==> flow/design.v (excerpt) <==
module SystolicCore(
	input clk,
	input rst,
	input start,
	input mode_conv_mm,
	input isac,
	input isrelu,
	input isbn,
	input [22:0] dfsm_config,
	input all_data_rdy,
	input pe_config_1_1,
	input pe_config_1_2,
	input pe_config_1_3,
	input pe_config_2_1,
	input pe_config_2_2,
	input pe_config_2_3,
	input [7:0] data_horz_1_1,
	input [7:0] data_horz_1_2,
	input [7:0] data_horz_1_3,
	input [7:0] data_horz_2_1,
	input [7:0] data_horz_2_2,
	input [7:0] data_horz_2_3,
	input [7:0] data_obli_1,
	input [7:0] data_obli_2,
	input [7:0] data_obli_3,
	input [7:0] data_obli_4,
	input [7:0] data_obli_5,
	input [7:0] data_obli_6,
	input [15:0] data_bn_1,
	input [15:0] data_bn_2,
	input data_bn_en,
	output data_preread,
	output [7:0] dout_1_1,
	output [7:0] dout_1_2,
	output [7:0] dout_1_3,
	output [7:0] dout_1_4,
	output [7:0] dout_2_1,
	output [7:0] dout_2_2,
	output [7:0] dout_2_3,
	output [7:0] dout_2_4,
	output dout_en_1_1,
	output dout_en_1_2,
	output dout_en_1_3,
	output dout_en_1_4,
	output dout_en_2_1,
	output dout_en_2_2,
	output dout_en_2_3,
	output dout_en_2_4
);
export LEC_CHECK = 0
export ABC_AREA = 1
export CAP_MARGIN = 20
export CORE_MARGIN = 2
export CORE_UTILIZATION = 64
export CTS_CLUSTER_SIZE = 97
export PLACE_DENSITY = 0.37
export SLEW_MARGIN = 20
export TNS_END_PERCENT = 10
create_clock -name core_clock -period 5.59 [get_ports {clk}]
run.sh (not shown) runs the stock make flow with config.mk's settings and CLKGATE_MAP_FILE=.
The first run finished with negative setup slack left.
Change:
- ABC_AREA: 1 -> default
- CORE_UTILIZATION: 64 -> 58
- CTS_CLUSTER_SIZE: 97 -> default
- PLACE_DENSITY: 0.37 -> default
- SETUP_SLACK_MARGIN: default -> 1.93
- TNS_END_PERCENT: 10 -> default
- clock period: 5.59 -> 8.44 ns (I/O delays scaled with it)
The new run produced a layout that fails on negative setup slack. Clock skew hardly moves. Count of clock-buffer cells in the layout grows by 4. Power went down by 35%. Sequential share of layout area increases by 2.7 points. Global-route usage shrinks by 5.5 points. Worst setup slack gets better by 1.3 ns. Sequential power is lower by 33%. Die size goes up by 2.2%. Routed wire length shrinks by 15%. Area after synthesis fell by 7.4%. Final cell count drops by 23%.
Change:
- ABC_AREA: default -> 1
- CORE_UTILIZATION: 58 -> 72
- PLACE_DENSITY: default -> 0.78
- SETUP_SLACK_MARGIN: 1.93 -> default
- clock period: 8.44 -> 6.67 ns (I/O delays scaled with it)
The changed run completed, yet does not pass: negative setup slack.
Synthesized cell count goes up by 34%.
Sequential share of layout area goes down by 2.4 points.
Power goes up by 27%.
Design area goes up by 10%.
Clock power goes up by 22%.
Via count goes up by 30%.
Core utilization goes up by 18 points.
Worst setup slack degrades by 0.59 ns.
Die area goes down by 13%.
Clock skew is about the same.
Clock-buffer cell count goes down by 19.
Change:
- ABC_AREA: 1 -> default
- CORE_UTILIZATION: 72 -> 45
- PLACE_DENSITY: 0.78 -> 0.6
- clock period: 6.67 -> 8.08 ns (I/O delays scaled with it)
Effect:
- The changed run finished but fails on negative setup slack
- via count falls by about 24%
- flip-flop count is unchanged
- clock power falls by 14%
Change:
- GPL_ROUTABILITY_DRIVEN: default -> 0
- TNS_END_PERCENT: default -> 30
- clock period: 8.08 -> 12.0 ns (I/O delays scaled with it)
This time the run produced a clean layout.
Via count came out lower by 2.1%.
Final area fell by 4.6%.
Worst setup slack gains 1.5 ns.
Count of clock-buffer cells in the layout drops by 2.


## before
SystolicCore again, from the RTL that the note above started with.
## SystolicCore
module SystolicCore(
	input clk,
	input rst,
	input start,
	input mode_conv_mm,
	input isac,
	input isrelu,
	input isbn,
	input [22:0] dfsm_config,
	input all_data_rdy,
	input pe_config_1_1,
	input pe_config_1_2,
	input pe_config_1_3,
	input pe_config_2_1,
	input pe_config_2_2,
	input pe_config_2_3,
	input [7:0] data_horz_1_1,
	input [7:0] data_horz_1_2,
	input [7:0] data_horz_1_3,
	input [7:0] data_horz_2_1,
	input [7:0] data_horz_2_2,
	input [7:0] data_horz_2_3,
	input [7:0] data_obli_1,
	input [7:0] data_obli_2,
	input [7:0] data_obli_3,
	input [7:0] data_obli_4,
	input [7:0] data_obli_5,
	input [7:0] data_obli_6,
	input [15:0] data_bn_1,
	input [15:0] data_bn_2,
	input data_bn_en,
	output data_preread,
	output [7:0] dout_1_1,
	output [7:0] dout_1_2,
	output [7:0] dout_1_3,
	output [7:0] dout_1_4,
	output [7:0] dout_2_1,
	output [7:0] dout_2_2,
	output [7:0] dout_2_3,
	output [7:0] dout_2_4,
	output dout_en_1_1,
	output dout_en_1_2,
	output dout_en_1_3,
	output dout_en_1_4,
	output dout_en_2_1,
	output dout_en_2_2,
	output dout_en_2_3,
	output dout_en_2_4
);
clock: 2.25 ns
lec_check: 0
abc_area: 1
cap_margin: 20
cell_pad_in_sites_global_placement: 0
core_margin: 2
core_utilization: 71
cts_cluster_size: 77
place_density_lb_addon: 0.01
setup_slack_margin: 0.66
slew_margin: 20
tns_end_percent: 85
What ended before was a tool error in global routing; the run never finished.
### before -> after
- clearing ABC_AREA, which used to be 1
- clearing CTS_CLUSTER_SIZE, which used to be 77
- clearing PLACE_DENSITY_LB_ADDON, which used to be 0.01
- clearing SETUP_SLACK_MARGIN, which used to be 0.66
- clearing CELL_PAD_IN_SITES_GLOBAL_PLACEMENT, which used to be 0
- clearing TNS_END_PERCENT, which used to be 85
- swapping 71 for 45 in CORE_UTILIZATION
- putting PLACE_DENSITY at 0.6 where nothing was set
- swapping 2.25 for 12.0 in the clock period (ns, I/O delays scaled along)
--- outcome ---
after finished every stage and its layout cleared the timing, DRC and antenna checks. Synthesized cell count shrinks by more than a quarter when moving from before to after. Lower chip height was reported by before, not after. In after, the TritonCTS buffer count came out 12 above the value in before. The higher total half-perimeter wirelength after legalization and detailed placement of after and before is in before.
Power and IR drop assume default switching activity.
